## job 1979
Design axi_stream_insert_header, start of the top module:
module axi_stream_insert_header #(
    parameter DATA_WD = 32,
    parameter DATA_BYTE_WD = DATA_WD / 8,
    parameter BYTE_CNT_WD = $clog2(DATA_BYTE_WD)
) (
    input clk,
    input rst_n,
    input valid_in,
    input [DATA_WD-1 : 0] data_in,
    input [DATA_BYTE_WD-1 : 0] keep_in,
    input last_in,
    output ready_in,
    output valid_out,
    output [DATA_WD-1 : 0] data_out,
    output [DATA_BYTE_WD-1 : 0] keep_out,
    output last_out,
    input ready_out,
    input valid_insert,
    input [DATA_WD-1 : 0] header_insert,
    input [DATA_BYTE_WD-1 : 0] keep_insert,
    input [BYTE_CNT_WD : 0] byte_insert_cnt,
    output ready_insert
);
function [BYTE_CNT_WD:0]count_1;
    input [DATA_BYTE_WD-1:0] data_in;
    reg [BYTE_CNT_WD:0]cnt,n;
begin
    cnt=0;
    for (n=0;n<DATA_BYTE_WD; n=n+1) begin
        if(data_in[n])
            cnt = cnt+1'b1; 
            count_1 =cnt;
    end
end
endfunction
localparam IDEL = 4'b0001;
localparam HAEDER_INSERT = 4'b0010;
localparam WAIT = 4'b0100;
  ...
For scale: roughly 120 I/O pins, ~12000 sq um of cells after synthesis.
make LEC_CHECK=0 ABC_AREA=1 CAP_MARGIN=20 CELL_PAD_IN_SITES_DETAIL_PLACEMENT=0 CORE_MARGIN=2 CORE_UTILIZATION=71 CTS_CLUSTER_SIZE=75 GPL_ROUTABILITY_DRIVEN=1 HOLD_SLACK_MARGIN=0.28 PLACE_DENSITY_LB_ADDON=0.02 SETUP_SLACK_MARGIN=0.11 SLEW_MARGIN=20 finish   # period 3.39 ns
run.sh (not shown) runs the stock make flow with config.mk's settings and CLKGATE_MAP_FILE=.
Layout checks on job 1979: not met. Flow itself completed; violations: negative setup slack.
diff inputs: job 1979 => job 6025
Settings: a deleted SETUP_SLACK_MARGIN that had been 0.11; a deleted PLACE_DENSITY_LB_ADDON that had been 0.02; a change of CORE_UTILIZATION from 71 to 72; a deleted HOLD_SLACK_MARGIN that had been 0.28; a deleted GPL_ROUTABILITY_DRIVEN that had been 1; a deleted CELL_PAD_IN_SITES_DETAIL_PLACEMENT that had been 0; a deleted CTS_CLUSTER_SIZE that had been 75; an added PLACE_DENSITY of 0.38; a change of the clock period (ns, I/O delays scaled along) from 3.39 to 1.56.
[summary]
- To summarise job 1979: no stage aborted, but the layout did not pass its checks, failing on negative setup slack.
- Status(job 6025) = ERROR, stage = clock tree synthesis
- Job 6025 against job 1979: placed instance area higher, I/O pin total shows no meaningful change, average footprint of a synthesized cell comparable, gate count of the mapped netlist stayed essentially flat, area fraction in xor and xnor cells now sits at about the same level.
- Die outline width: job 1979 and job 6025 compared, higher one is job 1979
- Summary of job 6025 over job 1979: count of library flops with an enable pin was more or less identical, number of placement rows went down by about 2%.
The inputs of job 8042 differ from those of job 6025 as listed below.
Settings: CORE_UTILIZATION changed from 72 to 68; CTS_CLUSTER_SIZE newly set to 98; PLACE_DENSITY changed from 0.38 to 0.6; the clock period (ns, I/O delays scaled along) changed from 1.56 to 3.23.
Notes after the runs:
- Diff job 6025 -> job 8042: initial core utilization decreased by 5.0 points relative to the old numbers; synthesized area closely matched the old numbers.
- Comparing job 6025 against job 8042, there is no change at all in compound-cell area share of the yosys netlist.
- Multiplexer area fraction after synthesis came out exactly the same in job 8042 and job 6025.
- Reported for job 8042 and job 6025, cell total in the yosys stat output turned out identical to the last digit.
- Re total of flip-flops plus latches after synthesis: no difference whatsoever between job 6025 and job 8042.
- Re unique cell type count in the Yosys netlist: no difference whatsoever between job 6025 and job 8042.
- In job 8042, core box area is higher than in job 6025.
- On area of the synthesized netlist per yosys stat, job 6025 tracks job 8042 almost exactly.
- In the reports for job 8042 and job 6025, the smaller total die size belongs to job 6025.
- Job 8042 had finished all stages when the layout checks came back failing, citing negative setup slack.

========
The RTL this note starts from:
==> flow/design.v <==
module axi_stream_insert_header #(
    parameter DATA_WD = 32,
    parameter DATA_BYTE_WD = DATA_WD / 8,
    parameter BYTE_CNT_WD = $clog2(DATA_BYTE_WD)
) (
    input clk,
    input rst_n,
    input valid_in,
    input [DATA_WD-1 : 0] data_in,
    input [DATA_BYTE_WD-1 : 0] keep_in,
    input last_in,
    output ready_in,
    output valid_out,
    output [DATA_WD-1 : 0] data_out,
    output [DATA_BYTE_WD-1 : 0] keep_out,
    output last_out,
    input ready_out,
    input valid_insert,
    input [DATA_WD-1 : 0] header_insert,
    input [DATA_BYTE_WD-1 : 0] keep_insert,
    input [BYTE_CNT_WD : 0] byte_insert_cnt,
    output ready_insert
);
function [BYTE_CNT_WD:0]count_1;
    input [DATA_BYTE_WD-1:0] data_in;
    reg [BYTE_CNT_WD:0]cnt,n;
begin
    cnt=0;
    for (n=0;n<DATA_BYTE_WD; n=n+1) begin
        if(data_in[n])
            cnt = cnt+1'b1; 
            count_1 =cnt;
    end
end
endfunction
localparam IDEL = 4'b0001;
localparam HAEDER_INSERT = 4'b0010;
localparam WAIT = 4'b0100;
localparam IN_OUT = 4'b1000;
reg [3:0] current_state;
reg [3:0] next_state;
reg [BYTE_CNT_WD : 0] byte_insert_cnt_temp;
reg [DATA_BYTE_WD-1 : 0] keep_insert_temp;
reg [DATA_WD-1:0] mem [0:4];
reg [1:0] addr_in;
reg [1:0] addr_out;
reg[4:0] cnt_temp;
reg [DATA_BYTE_WD-1 : 0] keepin_last;
wire [BYTE_CNT_WD:0] keepin_last_count;
wire [4:0] out_cnt ;
reg [2*DATA_WD-1 : 0] data_out_reg;
reg [2*DATA_BYTE_WD-1 : 0] keep_out_reg;
reg last_out_reg;
reg [4:0]cnt_out_temp;
    assign keepin_last_count = count_1(keepin_last); 
    assign ready_in = (current_state == HAEDER_INSERT || current_state==IN_OUT)?1'b1:1'b0;
    assign ready_insert = (current_state == IDEL)?1'b1:1'b0;
    assign valid_out = (current_state == IN_OUT)?1'b1:1'b0;
    assign out_cnt = (keepin_last_count+byte_insert_cnt_temp>DATA_BYTE_WD)?cnt_temp+1'b1:cnt_temp; 
    always @(posedge clk or negedge rst_n) begin
        if(!rst_n)begin
            current_state <= IDEL;
        end else begin
            current_state <= next_state;
        end
    end
    always @(*) begin
        next_state = IDEL;
        case (current_state)
            IDEL:begin
                if(valid_insert && ready_insert) 
                    next_state = HAEDER_INSERT;
                else 
                    next_state = IDEL;     
            end
            HAEDER_INSERT:begin
                if(ready_out && addr_in == 2'd3) 
                    next_state = IN_OUT;
                else if(addr_in == 2'd3)
                    next_state = WAIT; 
                else
                    next_state = HAEDER_INSERT;     
            end
            WAIT:begin
                if(valid_in && ready_out) 
                    next_state = IN_OUT;
                else 
                    next_state = WAIT;     
            end
            IN_OUT:begin
                if(last_out) 
                    next_state = IDEL;
                else 
                    next_state = IN_OUT;     
            end
            default: next_state = IDEL;
        endcase    
    end
    always @(posedge clk or negedge rst_n) begin
        if(!rst_n)begin
            byte_insert_cnt_temp <= 'b0;
            keep_insert_temp <= 'b0;
        end else if(valid_insert && ready_insert) begin
            byte_insert_cnt_temp <= byte_insert_cnt; 
            keep_insert_temp <= keep_insert;
        end else begin
            byte_insert_cnt_temp <= byte_insert_cnt_temp;
            keep_insert_temp <= keep_insert_temp;
        end
    end
    integer k;
    always @(posedge clk or negedge rst_n) begin
        if(!rst_n)begin
            addr_in <= 2'd0;
            cnt_temp <= 5'b0;
            keepin_last <= 'b0; 
            for(k=0;k<=4;k=k+1) 
               mem[k] <= 32'b0;        
        end else if(valid_insert && ready_insert && addr_in==2'd0) begin 
            addr_in <= addr_in + 1'b1;
            mem[addr_in] <= header_insert;
            cnt_temp <= 5'b0;
            keepin_last <= 'b0;
        end else if (valid_in && ready_in && last_in) begin 
            addr_in <= addr_in + 1'b1;
            mem[addr_in] <= data_in;
            cnt_temp <= cnt_temp + 1'b1;
            keepin_last <= keep_in;
        end else if (valid_in && ready_in) begin 
            addr_in <= addr_in + 1'b1;
            mem[addr_in] <= data_in;
            cnt_temp <= cnt_temp + 1'b1;
            keepin_last <= keepin_last;
        end else begin
            addr_in <= addr_in;
            cnt_temp <= cnt_temp;
            keepin_last <= keepin_last;
        end
    end
    always @(posedge clk or negedge rst_n) begin
        if(!rst_n)begin
            data_out_reg <= 'b0;
            keep_out_reg <= 'b0;
            last_out_reg <= 1'b0;
            addr_out <= 'b0;
            cnt_out_temp <= 'b0;
        end else if((current_state==HAEDER_INSERT || current_state==WAIT) && next_state == IN_OUT) begin 
            data_out_reg <= {mem[addr_out],mem[addr_out+1]} << (DATA_BYTE_WD - byte_insert_cnt)*8;
            keep_out_reg <= {DATA_BYTE_WD{1'b1}};
            last_out_reg <= 1'b0;
            addr_out <= addr_out + 1'b1;
            cnt_out_temp <= cnt_out_temp+1'b1;
        end else if (valid_out && ready_out) begin
            data_out_reg <= {mem[addr_out],mem[addr_out+1]} << (DATA_BYTE_WD - byte_insert_cnt)*8; 
            addr_out <= addr_out + 1'b1;
            cnt_out_temp <= cnt_out_temp+1'b1;
            if (cnt_out_temp == out_cnt-1'b1) begin
            last_out_reg <= 1'b1;
            keep_out_reg <= {keep_insert_temp,keepin_last} << (DATA_BYTE_WD - byte_insert_cnt);            
            end else begin                                                                                                                                           
            last_out_reg <= 1'b0;
            keep_out_reg <= {DATA_BYTE_WD{1'b1}};               
            end
        end else begin
            data_out_reg <= data_out_reg;
            keep_out_reg <= keep_out_reg;
            last_out_reg <= 1'b0;
            addr_out <= 'b0;
            cnt_out_temp <= 'b0;
        end
    end
    assign data_out = data_out_reg[2*DATA_WD-1:DATA_WD];
    assign keep_out = (out_cnt == cnt_temp)?keep_out_reg[2*DATA_BYTE_WD-1:DATA_BYTE_WD]:keep_out_reg[DATA_BYTE_WD-1:0];
    assign last_out = last_out_reg;
endmodule
export LEC_CHECK = 0
export CAP_MARGIN = 0
export CELL_PAD_IN_SITES_DETAIL_PLACEMENT = 0
export CORE_MARGIN = 7
export CORE_UTILIZATION = 61
export CTS_CLUSTER_DIAMETER = 333
export CTS_CLUSTER_SIZE = 98
export GPL_ROUTABILITY_DRIVEN = 0
export HOLD_SLACK_MARGIN = 0.28
export PLACE_DENSITY_LB_ADDON = 0.02
export SETUP_SLACK_MARGIN = -0.61
export SLEW_MARGIN = 20
create_clock -name core_clock -period 6.2 [get_ports {clk}]
Then changed:
--- a/flow/config.mk
+++ b/flow/config.mk
@@ -6,8 +6,8 @@
 export NUM_CORES = 4
 export LEC_CHECK = 0
-export CAP_MARGIN = 0
+export CAP_MARGIN = 20
 export CELL_PAD_IN_SITES_DETAIL_PLACEMENT = 0
 export CORE_MARGIN = 7
-export CORE_UTILIZATION = 61
+export CORE_UTILIZATION = 40
 export CTS_CLUSTER_DIAMETER = 333
 export CTS_CLUSTER_SIZE = 98
@@ -15,4 +15,3 @@
 export HOLD_SLACK_MARGIN = 0.28
 export PLACE_DENSITY_LB_ADDON = 0.02
-export SETUP_SLACK_MARGIN = -0.61
 export SLEW_MARGIN = 20
The changed run completed without violations.
Cell area grows by a few percent.
Via count went down by a few percent.
Fmax came out lower slightly.
Clock-buffer cell count went down by 1.
Final cell count is higher by roughly a tenth.
